==> flow/design.v <==
module alu_top(clk, a, b, op, out, carry_out, over_flow, zero);
input clk;
input [31:0] a, b;
input [2:0] op;
output reg [31:0] out;
output reg carry_out, over_flow, zero;
reg [31:0] a_r, b_r;
reg [2:0] op_r;
wire [31:0] alu_out;
wire alu_carry_out, alu_over_flow, alu_zero;
ALU alu_core(a_r, b_r, op_r, alu_out, alu_carry_out, alu_over_flow, alu_zero);
always @(posedge clk) begin
	a_r <= a;
	b_r <= b;
	op_r <= op;
	out <= alu_out;
	carry_out <= alu_carry_out;
	over_flow <= alu_over_flow;
	zero <= alu_zero;
end
endmodule

module xorgate(a, b, out);
output[31:0] out;
input wire[31:0] a, b;
generate  
genvar index;
for (index = 0; index<32; index = index + 1)
	begin: xorgen
		xor xor1(out[index], a[index], b[index]);
	end
endgenerate
endmodule
module andgate(a, b, out);
output[31:0] out;
input[31:0] a, b;
generate  
genvar index;
for (index = 0; index<32; index = index + 1)
	begin: andgen
		and and1(out[index], a[index], b[index]);  
	end
endgenerate
endmodule
module orgate(a, b, out);
output[31:0] out;
input[31:0] a, b;
generate  
genvar index;
for (index = 0; index<32; index = index + 1)
	begin: orgen
		or or1(out[index], a[index], b[index]);
	end
endgenerate
endmodule
module adder(sum, carryout, a, b, carryin);
output sum, carryout;
input a, b, carryin;
xor sumbit(sum, a, b, carryin);
and bc(b_c, b, carryin);
and ac(a_c, a, carryin);
and ab(a_b, a, b);
or cout(carryout, b_c, a_c, a_b);
endmodule
module adder32Bit(addo, carryout, over_flow, A, B, carry_in);
output[31:0] addo;  
output carryout;  
output over_flow;  
input[31:0] A;  
input[31:0] B;  
input carry_in;
wire[31:0] carry_oarray;
adder adder_init (addo[0], carry_oarray[0], A[0], B[0], carry_in);
adder adder1 (addo[1], carry_oarray[1], A[1], B[1], carry_oarray[0]);
generate  
genvar index;
for (index = 2; index<32; index = index + 1)
	begin: add32b
	adder addergen (addo[index], carry_oarray[index], A[index], B[index], carry_oarray[index-1]);
	end
endgenerate
assign carryout = carry_oarray[31];
wire abxor, abcoutxor;
xor xor1(abxor, A[31], B[31]);
xor xor2(abcoutxor, carryout, abxor);
xor xor3(over_flow, addo[31], abcoutxor);
endmodule 
module slt(sum, overflow, slto);
input[31:0] sum;
input overflow;
output slto;
xor slt_xor(slto, sum[31], overflow);
endmodule
module structuralMultiplexer(out, mux_command, ando, oro, xoro, addo, slto);
output[31:0] out;
input[2:0] mux_command;  
input[31:0] ando;  
input[31:0] oro;  
input[31:0] xoro;  
input[31:0] addo;  
input slto;  
wire[2:0] inv_command;
wire[31:0] enableand, enableor, enablexor, enableadd;  
wire enableslt;  
not notCommand0(inv_command[0], mux_command[0]);  
not notCommand1(inv_command[1], mux_command[1]);
not notCommand2(inv_command[2], mux_command[2]);
and slt_and(enableslt, slto, inv_command[2], mux_command[1], inv_command[0]);
generate
genvar index;
for (index = 0; index<32; index = index + 1)
	begin: muxgen 
		and ando_and(enableand[index], ando[index], inv_command[2], mux_command[1], mux_command[0]);  
		and oro_and(enableor[index], oro[index], mux_command[2], inv_command[1], inv_command[0]);  
		and xoro_and(enablexor[index], xoro[index], inv_command[2], inv_command[1], mux_command[0]);  
		and addo_and(enableadd[index], addo[index], inv_command[2], inv_command[1], inv_command[0]);  
		or or1(out[index], enableand[index],  enableor[index], enablexor[index], enableadd[index], enableslt);  
	end
endgenerate
endmodule
module LUT(mux_command, a_inv, b_inv, carry_in, allow_overflow, addr);
output reg[2:0] mux_command;
output reg a_inv;
output reg b_inv;
output reg carry_in;
output reg allow_overflow;
input[2:0] addr;
always @ (addr) begin
	case(addr)
	3'd0: begin mux_command = 3'b000; a_inv = 0; b_inv = 0; carry_in = 0; allow_overflow = 1; end  
	3'd1: begin mux_command = 3'b000; a_inv = 0; b_inv = 1; carry_in = 1; allow_overflow = 1; end  
	3'd2: begin mux_command = 3'b001; a_inv = 0; b_inv = 0; carry_in = 0; allow_overflow = 1; end  
	3'd3: begin mux_command = 3'b010; a_inv = 0; b_inv = 1; carry_in = 1; allow_overflow = 0; end  
	3'd4: begin mux_command = 3'b011; a_inv = 0; b_inv = 0; carry_in = 0; allow_overflow = 1; end  
	3'd6: begin mux_command = 3'b011; a_inv = 1; b_inv = 1; carry_in = 0; allow_overflow = 1; end  
	3'd7: begin mux_command = 3'b100; a_inv = 0; b_inv = 0; carry_in = 0; allow_overflow = 1; end  
	3'd5: begin mux_command = 3'b100; a_inv = 1; b_inv = 1; carry_in = 0; allow_overflow = 1; end  
default: $display("Please check inputs");
endcase
end
endmodule
module ALU(a, b, addr, out, carry_out, over_flow, zero);
input[31:0] a, b;
input[2:0] addr;  
output[31:0] out;
output carry_out, over_flow, zero;
wire carry_in, b_inv;  
wire a_inv, allow_overflow;  
wire[2:0] mux_command;
wire[31:0] A, B;  
wire[31:0] addo, xoro, ando, oro;
wire slto;
LUT lookuptable(mux_command, a_inv, b_inv, carry_in, allow_overflow, addr);
generate
genvar index;
for (index = 0; index<32; index = index + 1)
	begin: abinv_gen
		xor a_invgen(A[index], a[index], a_inv);  
		xor b_invgen(B[index], b[index], b_inv);  
	end
endgenerate
andgate and_gate(A, B, ando);  
orgate or_gate(A, B, oro);  
xorgate xor_gate(A, B, xoro);  
adder32Bit add_gate(addo, carry_out, over_flow, A, B, carry_in);  
slt slt_gate(addo, over_flow, slto);
and allowoverflow_and(overflow, over_flow, allow_overflow);
structuralMultiplexer mux_structure(out, mux_command, ando, oro, xoro, addo, slto);
wire[31:0] equal;
generate  
genvar index1;
for (index1 = 0; index1 <32; index1 = index1+1)begin
                nor nor1(equal[index1], out[index1], 0);
end
endgenerate
and and1(zero, equal[0], equal[1], equal[2], equal[3],equal[4],equal[5],equal[6],equal[7],equal[8],equal[9],equal[10],equal[11],equal[12],equal[13],equal[14],equal[15],equal[16],equal[17],equal[18],equal[19],equal[20],equal[21],equal[22],equal[23],equal[24],equal[25],equal[26],equal[27],equal[28],equal[29],equal[30],equal[31]);
endmodule
clock: 11.4 ns
lec_check: 0
abc_area: 1
cap_margin: 35
core_margin: 2
core_utilization: 70
cts_cluster_diameter: 373
cts_cluster_size: 15
place_density: 0.8
slew_margin: 20
run.sh (not shown) runs the stock make flow with config.mk's settings and CLKGATE_MAP_FILE=.
The baseline produced a layout that fails on negative setup slack.
Next try:
CAP_MARGIN = 20   (was 35)
CORE_UTILIZATION = 68   (was 70)
CTS_CLUSTER_DIAMETER = 380   (was 373)
CTS_CLUSTER_SIZE = 16   (was 15)
PLACE_DENSITY = not set   (was 0.8)
SETUP_SLACK_MARGIN = -0.85   (was not set)
- The changed run completed and failed the layout checks on negative setup slack
- final cell count goes up by 0.43%
- critical path depth goes up by 2
- sequential cell count does not change
- register-to-register slack is better by 0.40 ns
- power goes down by 4.6%
- sequential power barely changes
Next try:
ABC_AREA = not set   (was 1)
CORE_UTILIZATION = 59   (was 68)
CTS_CLUSTER_DIAMETER = not set   (was 380)
CTS_CLUSTER_SIZE = not set   (was 16)
SETUP_SLACK_MARGIN = not set   (was -0.85)
clock period = 11.2 ns   (was 11.4 ns; I/O delays follow)
- The new run finished but failed the layout checks on negative setup slack
- utilization went down by 13 points
- first-iteration DRC count falls by 12%
- area after synthesis goes up by 3.5%
- wire length came out lower by 4.4%
- power rises by 2.0%
- clock power went down by 11%


== job 8029 ==
RTL: the design.v shown in full above, as it stands there.
make LEC_CHECK=0 ABC_AREA=1 CAP_MARGIN=0 CELL_PAD_IN_SITES_DETAIL_PLACEMENT=0 CELL_PAD_IN_SITES_GLOBAL_PLACEMENT=0 CORE_ASPECT_RATIO=1.03 CORE_MARGIN=2 CORE_UTILIZATION=72 CTS_CLUSTER_DIAMETER=397 CTS_CLUSTER_SIZE=20 GPL_ROUTABILITY_DRIVEN=0 MAX_ROUTING_LAYER=met4 PLACE_DENSITY_LB_ADDON=0.16 SETUP_SLACK_MARGIN=-0.37 SLEW_MARGIN=20 TNS_END_PERCENT=50 finish   # period 12.4 ns
The flow ended early for job 8029: it failed with a tool error in global routing (5_1_grt).
> inputs changed (job 8029 -> job 2325)
- changing ABC_AREA from 1 to 0
- removing GPL_ROUTABILITY_DRIVEN (formerly 0)
- removing CTS_CLUSTER_SIZE (formerly 20)
- removing CORE_ASPECT_RATIO (formerly 1.03)
- changing SETUP_SLACK_MARGIN from -0.37 to -0.72
- changing CORE_UTILIZATION from 72 to 68
- removing CELL_PAD_IN_SITES_GLOBAL_PLACEMENT (formerly 0)
- removing MAX_ROUTING_LAYER (formerly met4)
- removing PLACE_DENSITY_LB_ADDON (formerly 0.16)
- changing CTS_CLUSTER_DIAMETER from 397 to 218
- removing CELL_PAD_IN_SITES_DETAIL_PLACEMENT (formerly 0)
- removing TNS_END_PERCENT (formerly 50)
- changing CAP_MARGIN from 0 to 20
Notes after the runs:
The run showing the smaller post-synth area from yosys stat is job 8029. When the final numbers for job 2325 and job 8029 were put side by side, the yosys stat cell total turned out to be smaller in job 2325. Sort job 2325 and job 8029 by placeable core area, ascending, and job 8029 comes first. Re number of enable flip-flop cells: no difference whatsoever between job 2325 and job 8029. Job 2325: all stages done; final checks FAILED (negative setup slack).
Input-level comparison between job 5501 and job 2325:
- an added CTS_CLUSTER_SIZE of 15
- a change of CORE_UTILIZATION from 68 to 66
- a deleted SETUP_SLACK_MARGIN that had been -0.72
- a change of CAP_MARGIN from 20 to 35
- a deleted CTS_CLUSTER_DIAMETER that had been 218
### Flow results
Job 5501 vs job 2325, hold slack went up by 17 ps. Nothing crashed in job 5501 and all stages finished; the problem is that the final layout failed, the offending checks being negative setup slack. Job 5501 and job 2325 ended up with roughly the same final cycle utilization of the critical path. Compared with job 2325, job 5501 ends up with a larger final cell area. Job 5501 has starting utilization of the core area below what job 2325 had. On job 5501: maximum VDD drop is 42 µV higher than what job 2325 gave. Between job 2325 and job 5501, the flow reports power consumed by combinational cells increasing by more than 10%. Compare job 5501 and job 2325 | y dimension of the die lower: job 2325. Lower number of global-route vias before repair among job 5501 and job 2325: job 2325. Share of power burned in combinational logic for job 5501 is higher than for job 2325.
#### Input delta (job 4979 over job 5501)
- CAP_MARGIN now 20, was 35
- ABC_AREA no longer set, was 0
- CTS_CLUSTER_SIZE no longer set, was 15
- CORE_UTILIZATION now 40, was 66
- the clock period (ns, I/O delays scaled along) now 14.2, was 12.4
Findings:
- Every stage of the flow completed for job 4979, and the final layout passed the timing, DRC and antenna checks.
- Of job 5501 and job 4979, the higher sequential-cell power consumption belongs to job 5501.
- Of job 5501 and job 4979, job 5501 shows the lower setup slack of the critical path after layout, with job 4979 above it.
- Against job 5501, job 4979 reports a hold slack that is lower.
- Job 4979 can be clocked slower than job 5501.
- Summary: with job 5501 as the reference, total power after layout in job 4979 moved down by more than 10%.
- Share of cell area taken by flip-flops and latches on job 4979 is up relative to job 5501.
diff inputs: job 4979 => job 8180
- CTS_CLUSTER_DIAMETER newly set to 218
- ABC_AREA newly set to 1
- SETUP_SLACK_MARGIN newly set to -0.72
- CORE_UTILIZATION changed from 40 to 58
- the clock period (ns, I/O delays scaled along) changed from 14.2 to 7.88
Findings:
- [flow] job 8180 | stages: complete | final checks: fail | reason: negative setup slack
- Job 4979 has completed all stages; timing, DRC and antenna checks passed.
- Compared to job 4979, job 8180 leaves less free space in the core.
- Job 8180 against job 4979: worst setup slack -5300 ps; timing-limited maximum frequency +8.0%; final cell count +about 3.4%; cell count after synthesis +49.
Power figures rest on the tool's default switching activity, not on a simulated workload.
